run 1:
Design Basys3_Abacus_Top, start of the top module:
 module Basys3_Abacus_Top(
	 input clk,
	 input rst,
    input btnC,
    input btnR,
    input btnU,
    input [15:0] sw,
     output [6:0] seg,
     output dp,
     output [3:0] an,
     output [15:0] led
 );
For scale: roughly 2300 cells after synthesis, about 240 flip-flops, ~15000 um^2 of cells after synthesis.
clock: 3.67 ns
lec_check: 0
abc_area: 1
cap_margin: 20
core_margin: 2
core_utilization: 72
cts_cluster_diameter: 394
cts_cluster_size: 10
hold_slack_margin: 0.28
place_density: 0.42
setup_slack_margin: 0.45
slew_margin: 20
tns_end_percent: 5
run.sh (not shown) runs the stock make flow with config.mk's settings and CLKGATE_MAP_FILE=.
Status run 1: flow complete, layout not clean - setup timing
Inputs modified between run 1 and run 2:
Settings: CTS_CLUSTER_DIAMETER: 394 -> 42; TNS_END_PERCENT: 5 -> unset; SETUP_SLACK_MARGIN: 0.45 -> 0.7; CORE_ASPECT_RATIO: unset -> 0.91; CTS_CLUSTER_SIZE: 10 -> unset; GPL_ROUTABILITY_DRIVEN: unset -> 0; HOLD_SLACK_MARGIN: 0.28 -> unset; the clock period (ns, I/O delays scaled along): 3.67 -> 4.65.
[summary]
Final cycle utilization of the critical path: run 2 lower than run 1
Against run 1, run 2 comes in 8.5% lower on routed length on met2.
Run 2: total of plain and repair buffers excluding clock buffers is about 60% lower than what run 1 reported.
Run 2: flow completed, timing, DRC and antenna clean
Average wire per standard cell shrinks by a few percent when moving from run 1 to run 2.
Run 2 reports a higher worst hold slack than run 1 does.
Setup changes, run 2 to run 3
Settings: GPL_ROUTABILITY_DRIVEN: 0 -> unset; PLACE_DENSITY: 0.42 -> 0.95; the clock period (ns, I/O delays scaled along): 4.65 -> 4.76.
==> results <==
NOTE: setup slack in run 3 falls short of that of run 2
A worst setup path endpoint of seg[5]$_DFF_P_ is what run 3 shows, while seg[3]$_DFF_P_ belongs to run 2.
Fmax: run 3 below run 2
Run 3: done, clean on timing, DRC and antenna
Compared with run 2, run 3 shows design area that has gone down slightly.
The higher clock network fraction of total power of run 3 and run 2 is in run 2.
Run 3 gives more wire length than run 2 did.
> inputs changed (run 3 -> run 4)
Settings: removing PLACE_DENSITY (formerly 0.95); changing SETUP_SLACK_MARGIN from 0.7 to -0.8; removing ABC_AREA (formerly 1); removing CORE_ASPECT_RATIO (formerly 0.91); changing CORE_UTILIZATION from 72 to 59; removing CTS_CLUSTER_DIAMETER (formerly 42); changing the clock period (ns, I/O delays scaled along) from 4.76 to 8.14.
### Flow results
Timing, DRC, antenna: 0 failures across run 4 and run 3. Relative to run 3, highest ir drop seen on vdd decreased by about 40% in run 4. Diff run 3 -> run 4: area share of and/or/nand/nor cells after synthesis went down 9.7 points, total die area went up 6100 um^2, critical path depth went down 6.


Starting RTL as in the previous note.
==> flow/config.mk <==
export PLATFORM = sky130hd
export DESIGN_NAME = Basys3_Abacus_Top
export DESIGN_NICKNAME = Basys3_Abacus_Top
export VERILOG_FILES = /design/flow/design.v
export SDC_FILE = /design/flow/constraint.sdc
export NUM_CORES = 4
export LEC_CHECK = 0
export CAP_MARGIN = 0
export CORE_MARGIN = 5
export CORE_UTILIZATION = 38
export PLACE_DENSITY = 0.63
export SLEW_MARGIN = 20
==> flow/constraint.sdc <==
create_clock -name core_clock -period 9.63 [get_ports {clk}]
set_input_delay 1.9260 -clock core_clock [delete_from_list [all_inputs] [get_ports {clk}]]
set_output_delay 1.9260 -clock core_clock [all_outputs]
set_load 0.01 [all_outputs]
Then changed:
--- a/flow/config.mk
+++ b/flow/config.mk
@@ -7,6 +7,6 @@
 export LEC_CHECK = 0
-export CAP_MARGIN = 0
-export CORE_MARGIN = 5
-export CORE_UTILIZATION = 38
-export PLACE_DENSITY = 0.63
+export ABC_AREA = 1
+export CAP_MARGIN = 20
+export CORE_MARGIN = 2
+export CORE_UTILIZATION = 72
 export SLEW_MARGIN = 20
==> flow/constraint.sdc (replaced) <==
create_clock -name core_clock -period 12.4 [get_ports {clk}]
set_input_delay 2.4800 -clock core_clock [delete_from_list [all_inputs] [get_ports {clk}]]
set_output_delay 2.4800 -clock core_clock [all_outputs]
set_load 0.01 [all_outputs]
After rerunning: Non-clock buffer count is unchanged. Total power went down by 26%. Synthesized cell count went up by about 11%.
Then changed:
--- a/flow/config.mk
+++ b/flow/config.mk
@@ -7,6 +7,6 @@
 export LEC_CHECK = 0
-export ABC_AREA = 1
 export CAP_MARGIN = 20
 export CORE_MARGIN = 2
-export CORE_UTILIZATION = 72
+export CORE_UTILIZATION = 70
+export CTS_CLUSTER_DIAMETER = 42
 export SLEW_MARGIN = 20
==> flow/constraint.sdc (replaced) <==
create_clock -name core_clock -period 5.11 [get_ports {clk}]
set_input_delay 1.0220 -clock core_clock [delete_from_list [all_inputs] [get_ports {clk}]]
set_output_delay 1.0220 -clock core_clock [all_outputs]
set_load 0.01 [all_outputs]
With this change the flow reached the layout checks and failed them: setup timing.
Core utilization went up by 2.3 points.
Clock-buffer cell count does not change.
Die size climbs by a little under a tenth.
Flip-flop count does not change.
Worst hold slack improves by 0.032 ns.
Global-route usage went up by 3.8 points.
Final cell count is lower by a few percent.
Critical path depth goes up by 23.
Then changed:
--- a/flow/config.mk
+++ b/flow/config.mk
@@ -9,4 +9,3 @@
 export CORE_MARGIN = 2
-export CORE_UTILIZATION = 70
-export CTS_CLUSTER_DIAMETER = 42
+export CORE_UTILIZATION = 40
 export SLEW_MARGIN = 20
==> flow/constraint.sdc (replaced) <==
create_clock -name core_clock -period 6.61 [get_ports {clk}]
set_input_delay 1.3220 -clock core_clock [delete_from_list [all_inputs] [get_ports {clk}]]
set_output_delay 1.3220 -clock core_clock [all_outputs]
set_load 0.01 [all_outputs]
With this change the flow finished with timing, DRC and antenna clean.
Wire length goes down by roughly a tenth.
Worst setup slack is better by 0.66 ns.
Global-route usage goes down by 15 points.
Synthesized cell count is unchanged.
Register-to-register slack is better by 0.66 ns.
Final area goes down by a few percent.
Sequential power goes down by about a fifth.
Power goes down by a quarter to a third.
Then changed:
--- a/flow/config.mk
+++ b/flow/config.mk
@@ -7,5 +7,8 @@
 export LEC_CHECK = 0
+export ABC_AREA = 1
 export CAP_MARGIN = 20
 export CORE_MARGIN = 2
-export CORE_UTILIZATION = 40
+export CORE_UTILIZATION = 70
+export CTS_CLUSTER_DIAMETER = 42
+export SETUP_SLACK_MARGIN = 0.7
 export SLEW_MARGIN = 20
==> flow/constraint.sdc (replaced) <==
create_clock -name core_clock -period 4.76 [get_ports {clk}]
set_input_delay 0.9520 -clock core_clock [delete_from_list [all_inputs] [get_ports {clk}]]
set_output_delay 0.9520 -clock core_clock [all_outputs]
set_load 0.01 [all_outputs]
The new run passed the timing, DRC and antenna checks.
Worst hold slack barely changes.
Setup slack is worse by 0.042 ns.
Via count came out higher by 2.4%.
Synthesized cell count rises by about 11%.
Clock-buffer cell count fell by 4.
Total power goes up by 51%.
Register-to-register slack loses 0.04 ns.
Design area climbs by about 0.4%.
Then changed:
--- a/flow/config.mk
+++ b/flow/config.mk
@@ -7,8 +7,6 @@
 export LEC_CHECK = 0
-export ABC_AREA = 1
-export CAP_MARGIN = 20
+export CAP_MARGIN = 35
 export CORE_MARGIN = 2
-export CORE_UTILIZATION = 70
-export CTS_CLUSTER_DIAMETER = 42
-export SETUP_SLACK_MARGIN = 0.7
+export CORE_UTILIZATION = 40
+export CTS_CLUSTER_SIZE = 90
 export SLEW_MARGIN = 20
==> flow/constraint.sdc (replaced) <==
create_clock -name core_clock -period 10.0 [get_ports {clk}]
set_input_delay 2.0000 -clock core_clock [delete_from_list [all_inputs] [get_ports {clk}]]
set_output_delay 2.0000 -clock core_clock [all_outputs]
set_load 0.01 [all_outputs]
Result:
- routed wire length increases by about 10%
- clock power decreases by 52%
- first-iteration DRC count increases by 6.5%
- cell area stays flat
- worst setup slack gains 3.2 ns
- maximum frequency decreases by 32%
- hold slack gains 0.0069 ns
- total power decreases by about 50%
- sequential share of layout area decreases by 0.18 points
- die size increases by about 80%


== alpha ==
Basys3_Abacus_Top again, from the RTL that the note above started with.
clock: 4.02 ns
lec_check: 0
abc_area: 1
cap_margin: 20
core_margin: 2
core_utilization: 72
cts_cluster_diameter: 29
place_density_lb_addon: 0.26
setup_slack_margin: -0.16
slew_margin: 0
What the final checks of alpha revealed, after a flow that finished every stage, was a layout that fails on negative setup slack.
## Diff of input files: beta against alpha
Settings: SETUP_SLACK_MARGIN: -0.16 -> unset; PLACE_DENSITY_LB_ADDON: 0.26 -> unset; ABC_AREA: 1 -> unset; CTS_CLUSTER_DIAMETER: 29 -> unset; CORE_UTILIZATION: 72 -> 59; SLEW_MARGIN: 0 -> 20; the clock period (ns, I/O delays scaled along): 4.02 -> 6.61.
==> comparison <==
beta went all the way through the flow, and no timing, DRC or antenna check failed.
sky130_fd_sc_hd__or4_1 as the slowest cell on the critical path was reported by beta, and sky130_fd_sc_hd__dfxtp_4 by alpha.
When beta is measured against alpha, its synthesized cell count turns out 10% lower.
Re cell depth of the worst hold path: no difference whatsoever between beta and alpha.
Note that the total detailed-routing wirelength recorded for beta amounts to 0.854 times the value seen in alpha.
Of alpha and beta, alpha shows the lower worst setup slack, with beta above it.
beta vs. alpha: sequential fraction of design power went up by 12 points.
[inputs] gamma vs beta
Settings: CORE_UTILIZATION now 67, was 59; CTS_CLUSTER_SIZE now 15, previously not set; the clock period (ns, I/O delays scaled along) now 5.25, was 6.61.
## What came out
Across beta and gamma, a clean result was obtained everywhere but in gamma.
Against beta, gamma comes in 56 higher on cell count.
Compared with beta, gamma shows a final tally of setup violations that is 7 higher.
Of gamma and beta, gamma shows the higher part of the total power dissipated in sequential elements, with beta below it.
Looking at wire length of the first global-routing pass across gamma and beta, the one that comes out lower is beta.
In gamma, the worst endpoint data arrival time came out 0.62 ns below the value in beta.
Post-place instance area ends up higher on gamma.
Post-route fraction of the period consumed by the critical path for gamma: 12 points up relative to beta
Input-level comparison between delta and gamma:
Settings: putting SETUP_SLACK_MARGIN at -0.8 where nothing was set; swapping 15 for 99 in CTS_CLUSTER_SIZE; swapping 67 for 56 in CORE_UTILIZATION; putting TNS_END_PERCENT at 10 where nothing was set; swapping 5.25 for 8.14 in the clock period (ns, I/O delays scaled along).
==> results <==
- delta finished end to end and its layout was clean on timing, DRC and antenna.
- gamma had finished all stages when the layout checks came back failing, citing negative setup slack.
- Comparing gamma against delta, there is no change at all in flop count.
- Diff gamma -> delta: power density over the cells dropped about 30%, total power fell 1.3 mW, non-clock buffer count down about 60%.
- The number of detailed-routing iterations run before antenna repair of delta exceeds that of gamma by 1.
- More vias were needed by gamma than by delta.
- In the tables for delta and gamma, utilization reads higher with gamma.
The inputs of epsilon differ from those of delta as listed below.
Settings: removing CTS_CLUSTER_SIZE (formerly 99); removing TNS_END_PERCENT (formerly 10); removing SETUP_SLACK_MARGIN (formerly -0.8); changing CORE_UTILIZATION from 56 to 58; changing the clock period (ns, I/O delays scaled along) from 8.14 to 3.94.
Compared to delta, epsilon has final non-filler cell area 0.0029 mm^2 higher.
delta reached the final stage; the timing, DRC and antenna checks on its layout passed.
What the final checks of epsilon revealed, after a flow that finished every stage, was a layout that fails on negative setup slack.
When the final numbers for epsilon and delta were put side by side, the setup slack turned out to be greater in delta.
Delta (epsilon minus delta): register-to-register slack saw a decrease; relative contribution of the clock network to total power saw a decrease; relative area change from synthesis to final layout saw an increase; first-pass GRT wire length saw an increase.
Compared with delta, epsilon shows wire length on met1 that has gone up by a few percent.
Summary of epsilon over delta: core footprint shows a reduction of 4.8%, share of the cycle needed by the critical path after routing shows an increase of 54 points, non-clock buffer count shows an increase of 710%, portion of total power attributed to sequential cells shows an increase of 0.3 points.
Power figures rest on the tool's default switching activity, not on a simulated workload.
